## layer
module layer #(
    parameter DATA_WIDTH = 8,                  
    parameter INPUT_SIZE = 28,                  
    parameter KERNEL_SIZE = 3,                
    parameter POOL_SIZE = 2,                    
    parameter STRIDE = 1,                          
    parameter ACTIVATION_TYPE = 1'b1,        
    parameter POOL_TYPE = 1'b1                     
)(
    input clk, global_rst, ce,
    input [DATA_WIDTH-1:0] myInput,
    input [KERNEL_SIZE*KERNEL_SIZE*DATA_WIDTH-1:0] weight,
    input [DATA_WIDTH-1:0] bias,
    output [DATA_WIDTH-1:0] data_out,
    output valid_op, 
    output end_op
);
    wire[DATA_WIDTH-1:0] conv_op;
    wire [DATA_WIDTH-1:0] act_op;
    wire valid_conv, end_conv;
    wire valid_pooling;
    assign valid_pooling = valid_conv && (!end_conv);
    convolver #(
        .DATA_WIDTH(DATA_WIDTH), 
        .INPUT_SIZE(INPUT_SIZE), 
        .KERNEL_SIZE(KERNEL_SIZE), 
        .STRIDE(STRIDE)
    ) conv(
        .clk(clk),
        .ce(ce),
        .global_rst(global_rst),
        .myInput(myInput),
        .weight(weight),
        .bias(bias),
  ...
For scale: roughly 4100 cells after synthesis, about 740 flip-flops, about 100 I/O pins.
clock: 3.43 ns
lec_check: 0
cap_margin: 20
core_margin: 2
core_utilization: 72
cts_cluster_size: 40
place_density: 0.37
setup_slack_margin: 0.3
slew_margin: 20
run.sh (not shown) runs the stock make flow with config.mk's settings and CLKGATE_MAP_FILE=.
The first run finished with negative setup slack left.
==> next run, changes <==
--- a/flow/config.mk
+++ b/flow/config.mk
@@ -9,6 +9,6 @@
 export CORE_MARGIN = 2
 export CORE_UTILIZATION = 72
-export CTS_CLUSTER_SIZE = 40
-export PLACE_DENSITY = 0.37
-export SETUP_SLACK_MARGIN = 0.3
+export CTS_CLUSTER_DIAMETER = 359
+export PLACE_DENSITY_LB_ADDON = 0.01
+export SETUP_SLACK_MARGIN = -0.14
 export SLEW_MARGIN = 20
==> flow/constraint.sdc (replaced) <==
create_clock -name core_clock -period 1.67 [get_ports {clk}]
set_input_delay 0.3340 -clock core_clock [delete_from_list [all_inputs] [get_ports {clk}]]
set_output_delay 0.3340 -clock core_clock [all_outputs]
set_load 0.01 [all_outputs]
=>
- The changed run finished but fails on negative setup slack
- via count rose by about a fifth
- final area rises by a little under a tenth
- core utilization went up by 6.9 points
- synthesized cell count does not change
- global-route usage increases by 7.7 points
- hold slack gets worse by 0.34 ns

* * *

Starting RTL as in the previous note.
clock: 5.5 ns
lec_check: 0
abc_area: 0
cap_margin: 20
cell_pad_in_sites_detail_placement: 0
cell_pad_in_sites_global_placement: 0
core_margin: 2
core_utilization: 57
cts_cluster_size: 36
gpl_timing_driven: 1
max_routing_layer: met5
min_routing_layer: met1
place_density_lb_addon: 0.28
setup_slack_margin: 1.48
slew_margin: 20
==> next run, changes <==
ABC_AREA = 1   (was 0)
CELL_PAD_IN_SITES_DETAIL_PLACEMENT = unset   (was 0)
CELL_PAD_IN_SITES_GLOBAL_PLACEMENT = unset   (was 0)
CORE_UTILIZATION = 72   (was 57)
CTS_CLUSTER_DIAMETER = 400   (was unset)
CTS_CLUSTER_SIZE = unset   (was 36)
GPL_TIMING_DRIVEN = unset   (was 1)
MAX_ROUTING_LAYER = unset   (was met5)
MIN_ROUTING_LAYER = unset   (was met1)
PLACE_DENSITY_LB_ADDON = unset   (was 0.28)
SETUP_SLACK_MARGIN = unset   (was 1.48)
clock period = 2.32 ns   (was 5.5 ns; I/O delays follow)
Effect: The new run ran to the end with violations: setup timing. Clock-buffer cell count grows by 4. Non-clock buffer count goes up by 212. Utilization rose by 21 points. Wire length increases by well over a third. Hold slack loses 270 ps. Design area is higher by roughly a tenth. Combinational power came out higher to 3.5 times its value. Power goes up to 2.7 times its value. Worst setup slack is worse by 3100 ps.
==> next run, changes <==
CORE_ASPECT_RATIO = 1.39   (was unset)
CTS_CLUSTER_DIAMETER = unset   (was 400)
CTS_CLUSTER_SIZE = 10   (was unset)
PLACE_DENSITY_LB_ADDON = 0.12   (was unset)
SETUP_SLACK_MARGIN = 0.32   (was unset)
clock period = 1.08 ns   (was 2.32 ns; I/O delays follow)
Result: The changed run ended with an error in 4_1_cts (DPL-0033). Area after synthesis does not change. Die area barely changes. Synthesized cell count stays the same.
==> next run, changes <==
ABC_AREA = unset   (was 1)
CORE_ASPECT_RATIO = unset   (was 1.39)
CORE_UTILIZATION = 40   (was 72)
CTS_CLUSTER_SIZE = unset   (was 10)
PLACE_DENSITY_LB_ADDON = unset   (was 0.12)
SETUP_SLACK_MARGIN = unset   (was 0.32)
clock period = 5.0 ns   (was 1.08 ns; I/O delays follow)
Result: This time the run ran to the end with no violations. Synthesized cell count fell by 26%. Die area climbs by 70%. Synthesized area falls by 4.9%.

* * *

Setup of the reference run:
layer again, from the RTL that the note above started with.
Settings: LEC_CHECK=0, ABC_AREA=0, CAP_MARGIN=20, CELL_PAD_IN_SITES_DETAIL_PLACEMENT=0, CELL_PAD_IN_SITES_GLOBAL_PLACEMENT=0, CORE_MARGIN=2, CORE_UTILIZATION=66, CTS_CLUSTER_DIAMETER=25, CTS_CLUSTER_SIZE=36, GPL_TIMING_DRIVEN=1, MAX_ROUTING_LAYER=met4, MIN_ROUTING_LAYER=met1, SETUP_SLACK_MARGIN=1.6, SLEW_MARGIN=20; clock period 5.5 ns.
The reference run went all the way through the flow, and no timing, DRC or antenna check failed.
Input changes introduced in the trial run (baseline for comparison: the reference run):
--- a/flow/config.mk
+++ b/flow/config.mk
@@ -13,2 +13 @@
-export CORE_UTILIZATION = 66
-export CTS_CLUSTER_DIAMETER = 25
+export CORE_UTILIZATION = 71
@@ -17 +16 @@
-export MAX_ROUTING_LAYER = met4
+export MAX_ROUTING_LAYER = met5
@@ -19 +18,2 @@
-export SETUP_SLACK_MARGIN = 1.6
+export PLACE_DENSITY = 0.65
+export SETUP_SLACK_MARGIN = -0.2
@@ -20,0 +21 @@
+export TNS_END_PERCENT = 5
==> flow/constraint.sdc <==
create_clock -name core_clock -period 2.49 [get_ports {clk}]
set_input_delay 0.4980 -clock core_clock [delete_from_list [all_inputs] [get_ports {clk}]]
set_output_delay 0.4980 -clock core_clock [all_outputs]
set_load 0.01 [all_outputs]
## What came out
The reference run ran to completion and came out clean on the timing, DRC and antenna checks. The trial run: flow complete, layout not clean; failing: setup timing. The group with the largest share of power comes out the clock network in one run and sequential cells in the other, namely in the reference run and the trial run respectively. In the tables for the reference run and the trial run, routed length on met1 reads higher with the trial run. NOTE: power per cell area in the trial run exceeds that of the reference run. Fraction of the core area occupied by cells at floorplan: the trial run vs the reference run up 5.8 points. The trial run reports a higher final HPWL from detailed placement than the reference run does.

* * *

run 1:
Starting RTL as in the previous note.
Settings: LEC_CHECK=0, ABC_AREA=1, CAP_MARGIN=40, CORE_MARGIN=2, CORE_UTILIZATION=72, CTS_CLUSTER_DIAMETER=75, CTS_CLUSTER_SIZE=73, PLACE_DENSITY_LB_ADDON=0.01, SETUP_SLACK_MARGIN=0.01, SLEW_MARGIN=20; clock period 1.67 ns.
Run 1 never completed; the flow aborted with a tool error in global routing (5_1_grt).
The inputs of run 2 differ from those of run 1 as listed below.
Settings: CTS_CLUSTER_DIAMETER no longer set, was 75; CORE_UTILIZATION now 69, was 72; CAP_MARGIN now 20, was 40; CTS_CLUSTER_SIZE no longer set, was 73; PLACE_DENSITY_LB_ADDON no longer set, was 0.01; SETUP_SLACK_MARGIN no longer set, was 0.01; the clock period (ns, I/O delays scaled along) now 2.88, was 1.67.
### Flow results
In run 2 the implementation ran to completion but is not tape-out ready, as the final checks report setup timing. Relative to run 1, die extent in x increased by 2.1% in run 2. Run 2 reports a lower share of the core filled by cells before placement than run 1 does. Run 2 ended with less post-cts gate resize count than run 1.
Changes in run 3 relative to run 2:
Settings: CORE_UTILIZATION: 69 -> 72; SETUP_SLACK_MARGIN: unset -> 0.32; PLACE_DENSITY_LB_ADDON: unset -> 0.17; CORE_ASPECT_RATIO: unset -> 1.42; CTS_CLUSTER_SIZE: unset -> 10; the clock period (ns, I/O delays scaled along): 2.88 -> 1.08.
--- outcome ---
Diff run 2 -> run 3 | standard cell core area | decrease of 2200 sq um
Compare run 3 and run 2 | die size lower: run 3
Looking at the logs for run 3 and run 2, the single run that did not finish was run 3.
STATUS run=run 2 STAGES=ALL_DONE FINAL_CHECKS=FAILED CAUSE=setup timing
Run 2 -> run 3: chip width decreased by more than 10%
Edits applied to the flow inputs when going from run 3 to run 4:
Settings: CORE_UTILIZATION now 40, was 72; SETUP_SLACK_MARGIN no longer set, was 0.32; ABC_AREA no longer set, was 1; PLACE_DENSITY_LB_ADDON no longer set, was 0.17; CTS_CLUSTER_SIZE no longer set, was 10; CORE_ASPECT_RATIO no longer set, was 1.42; the clock period (ns, I/O delays scaled along) now 4.49, was 1.08.
==> results <==
- Run 3: it failed with a tool error in global routing (5_1_grt), so there are no final results.
- The flow did not stop early for run 4: all stages ran, and the layout cleared the timing, DRC and antenna checks.
- Taking run 3 as the reference point, the simple-gate area share of the yosys netlist of run 4 falls by 5.0 points.
- From run 3 to run 4 the numbers moved as follows: cell count listed in synth_stat.txt shows a reduction of 26%, count of unique library cells instantiated by Yosys shows an increase of about 80%, number of core rows shows an increase of about 10%.
- Multiplexer share of the synthesized area (run 4 over run 3): increase, 13 points
- On instance area after placement: between run 4 and run 3, it ends up lower for run 4.
- Run 4 vs run 3 — area of the synthesized netlist per yosys stat dropped 4.9%.
- Run 4 vs run 3 on area of the die: run 4 is the higher one.
- Comparing the two runs side by side, run 4 comes out ahead of run 3 on cell area after synthesis.
- NOTE: synthesized area per cell in run 4 exceeds that of run 3
Input-level comparison between run 5 and run 4:
Settings: CORE_UTILIZATION: 40 -> 72; CTS_CLUSTER_DIAMETER: unset -> 400; ABC_AREA: unset -> 1; PLACE_DENSITY_LB_ADDON: unset -> 0.08; SETUP_SLACK_MARGIN: unset -> -0.2; the clock period (ns, I/O delays scaled along): 4.49 -> 2.32.
Results
No crash in run 5: every stage finished, but the layout fails its final checks due to setup timing.
Summary of run 5 over run 4: non-clock buffer count increased 59%, worst-case setup margin in the final layout decreased 2.03 ns, die footprint decreased 41%, wire length on met1 increased 27%.
Re combinational fraction of the cell area: run 4 was higher than run 5.
When run 5 is measured against run 4, its area overhead of the layout relative to synthesis turns out 5.5 points higher.
Power figures rest on the tool's default switching activity, not on a simulated workload.
